== v18 ==
// axi4_slave
module axi4_slave #(
    parameter int          NUM_REGS   = 4     ,
    parameter integer      ID_WIDTH   = 4     ,
    parameter integer      ADDR_WIDTH = 32    ,
    parameter integer      DATA_WIDTH = 32    ,
    parameter logic [31:0] BASE_ADDR  = 32'h0
)(
    input  logic                     ACLK,
    input  logic                     ARESETN,
    input  logic [ID_WIDTH-1:0]       S_AXI_AWID     ,
    input  logic [ADDR_WIDTH-1:0]     S_AXI_AWADDR   ,
    input  logic [7:0]                S_AXI_AWLEN    ,
    input  logic [2:0]                S_AXI_AWSIZE   ,
    input  logic [1:0]                S_AXI_AWBURST  ,
    input  logic                      S_AXI_AWVALID  ,
    output logic                      S_AXI_AWREADY  ,
    input  logic [DATA_WIDTH-1:0]     S_AXI_WDATA    ,
    input  logic [(DATA_WIDTH/8)-1:0] S_AXI_WSTRB    ,
    input  logic                      S_AXI_WLAST    ,
    input  logic                      S_AXI_WVALID   ,
    output logic                      S_AXI_WREADY   ,
    output logic [ID_WIDTH-1:0]       S_AXI_BID      ,
  ...
make LEC_CHECK=0 ABC_AREA=1 CAP_MARGIN=20 CORE_MARGIN=2 CORE_UTILIZATION=69 CTS_CLUSTER_DIAMETER=381 CTS_CLUSTER_SIZE=38 HOLD_SLACK_MARGIN=0.29 PLACE_DENSITY=0.62 SLEW_MARGIN=20 finish   # period 86.0 ns
run.sh (not shown) runs the stock make flow with config.mk's settings and CLKGATE_MAP_FILE=.
v18: it failed during 5_1_grt, and the tool reported GRT-0232.
Input changes introduced in v30 (baseline for comparison: v18):
- PLACE_DENSITY no longer set, was 0.62
- CORE_UTILIZATION now 58, was 69
- CTS_CLUSTER_SIZE no longer set, was 38
- ABC_AREA no longer set, was 1
- HOLD_SLACK_MARGIN no longer set, was 0.29
- CTS_CLUSTER_DIAMETER no longer set, was 381
- the clock period (ns, I/O delays scaled along) now 137.0, was 86.0
[summary]
v30: full flow OK, the timing, design-rule and antenna checks passed. [compare] base=v18 new=v30: worst-case clock buffer depth held steady, row count +3. v18 → v30: gate count of the mapped netlist moved down, detailed-placement wirelength estimate moved down.
For v3, these inputs were changed with respect to v30:
- TNS_END_PERCENT newly set to 5
- MAX_ROUTING_LAYER newly set to met4
- ABC_AREA newly set to 1
- the clock period (ns, I/O delays scaled along) changed from 137.0 to 93.5
Results
Area added between synthesis and finish was lower in v30 than in v3. The higher instance count after placement with tap cells included of v3 and v30 is in v3. v3 -> v30: remaining number of nets flagged by the antenna check after routing delta 0, exact match. The clock buffer count from CTS in v3 sits 2 above the value recorded for v30. Measured against each other, v3 and v30 differ in post-layout utilization of the core, the lower figure coming from v30. v3 against v30; detailed-route vias per instance is down by more than 10%.
#### Input delta (v50 over v3)
- setting CTS_CLUSTER_DIAMETER to 339 for the first time
- setting PLACE_DENSITY to 0.6 for the first time
- changing CORE_UTILIZATION from 58 to 68
- changing the clock period (ns, I/O delays scaled along) from 93.5 to 88.0
==> results <==
v50 never completed; the flow aborted with a tool error in 5_1_grt.
Relative to v3, effective utilization at floorplan increased by 10 points in v50.
Of v50 and v3, the lower core box area belongs to v50.
In the reports for v50 and v3, the smaller post-placement setup slack belongs to v50.
Reported for v50 and v3, count of input and output buffers turned out identical to the last digit.
v50 -> v3: number of nets in the synthesized netlist delta 0, exact match
v50 vs v3: full die area down in v50
| global placer's final weighted congestion | v50 vs v3 | about 6.6% higher |

Starting RTL as in the previous note.
clock: 162.0 ns
lec_check: 0
cap_margin: 20
core_margin: 2
core_utilization: 71
cts_cluster_size: 34
place_density: 0.66
slew_margin: 20
Edit:
CORE_UTILIZATION = 40   (was 71)
CTS_CLUSTER_SIZE = default   (was 34)
PLACE_DENSITY = 0.6   (was 0.66)
clock period = 200.0 ns   (was 162.0 ns; I/O delays follow)
Effect:
- The new run finished with timing, DRC and antenna clean
- wire length drops by a few percent
- worst hold slack degrades by 0.0042 ns
- clock-buffer cell count rose by 5
- sequential share of layout area went down by 0.19 points
- synthesized area is unchanged
- non-clock buffer count rose by 6
- die size went up by well over a third
- core utilization is lower by 33 points
- cell area went up slightly
Edit:
CAP_MARGIN = 0   (was 20)
CORE_ASPECT_RATIO = 0.5   (was default)
CORE_MARGIN = 9   (was 2)
SETUP_SLACK_MARGIN = -2.0   (was default)
SLEW_MARGIN = 0   (was 20)
What happened: Global-route usage goes down by 2.2 points. First-iteration DRC count goes up by 4.1%. Count of clock-buffer cells in the layout goes down by 5. Via count goes down by 1.5%. Worst setup slack improved by 0.63 ns. Die area goes up by 7.7%.
Edit:
CAP_MARGIN = 20   (was 0)
CORE_ASPECT_RATIO = default   (was 0.5)
CORE_MARGIN = 2   (was 9)
CORE_UTILIZATION = 12   (was 40)
SETUP_SLACK_MARGIN = default   (was -2.0)
SLEW_MARGIN = 20   (was 0)
clock period = 275.0 ns   (was 200.0 ns; I/O delays follow)
Core utilization went down by 29 points.
Global-route usage falls by 13 points.
Synthesized area stays the same.
Count of clock-buffer cells in the layout is higher by 18.
Wire length rose by roughly a tenth.
Final area came out higher by roughly a tenth.
Setup slack gains 59 ns.
Non-clock buffer count came out higher by 10.
Worst hold slack loses 0.0055 ns.
Synthesized cell count does not change.
Edit:
CORE_UTILIZATION = 65   (was 12)
CTS_CLUSTER_DIAMETER = 345   (was default)
MAX_ROUTING_LAYER = met4   (was default)
clock period = 160.0 ns   (was 275.0 ns; I/O delays follow)
The changed run ran to the end with no violations.
Final area decreases by 10%.
Synthesized cell count does not change.
Wire length decreases by 11%.
Final cell count decreases by 37%.
Global-route usage increases by 29 points.
Worst setup slack is worse by 93 ns.
Via count increases by 2.5%.
Die size decreases by 81%.
Core utilization increases by 56 points.
First-iteration DRC count increases by about 54%.
Critical path depth stays the same.
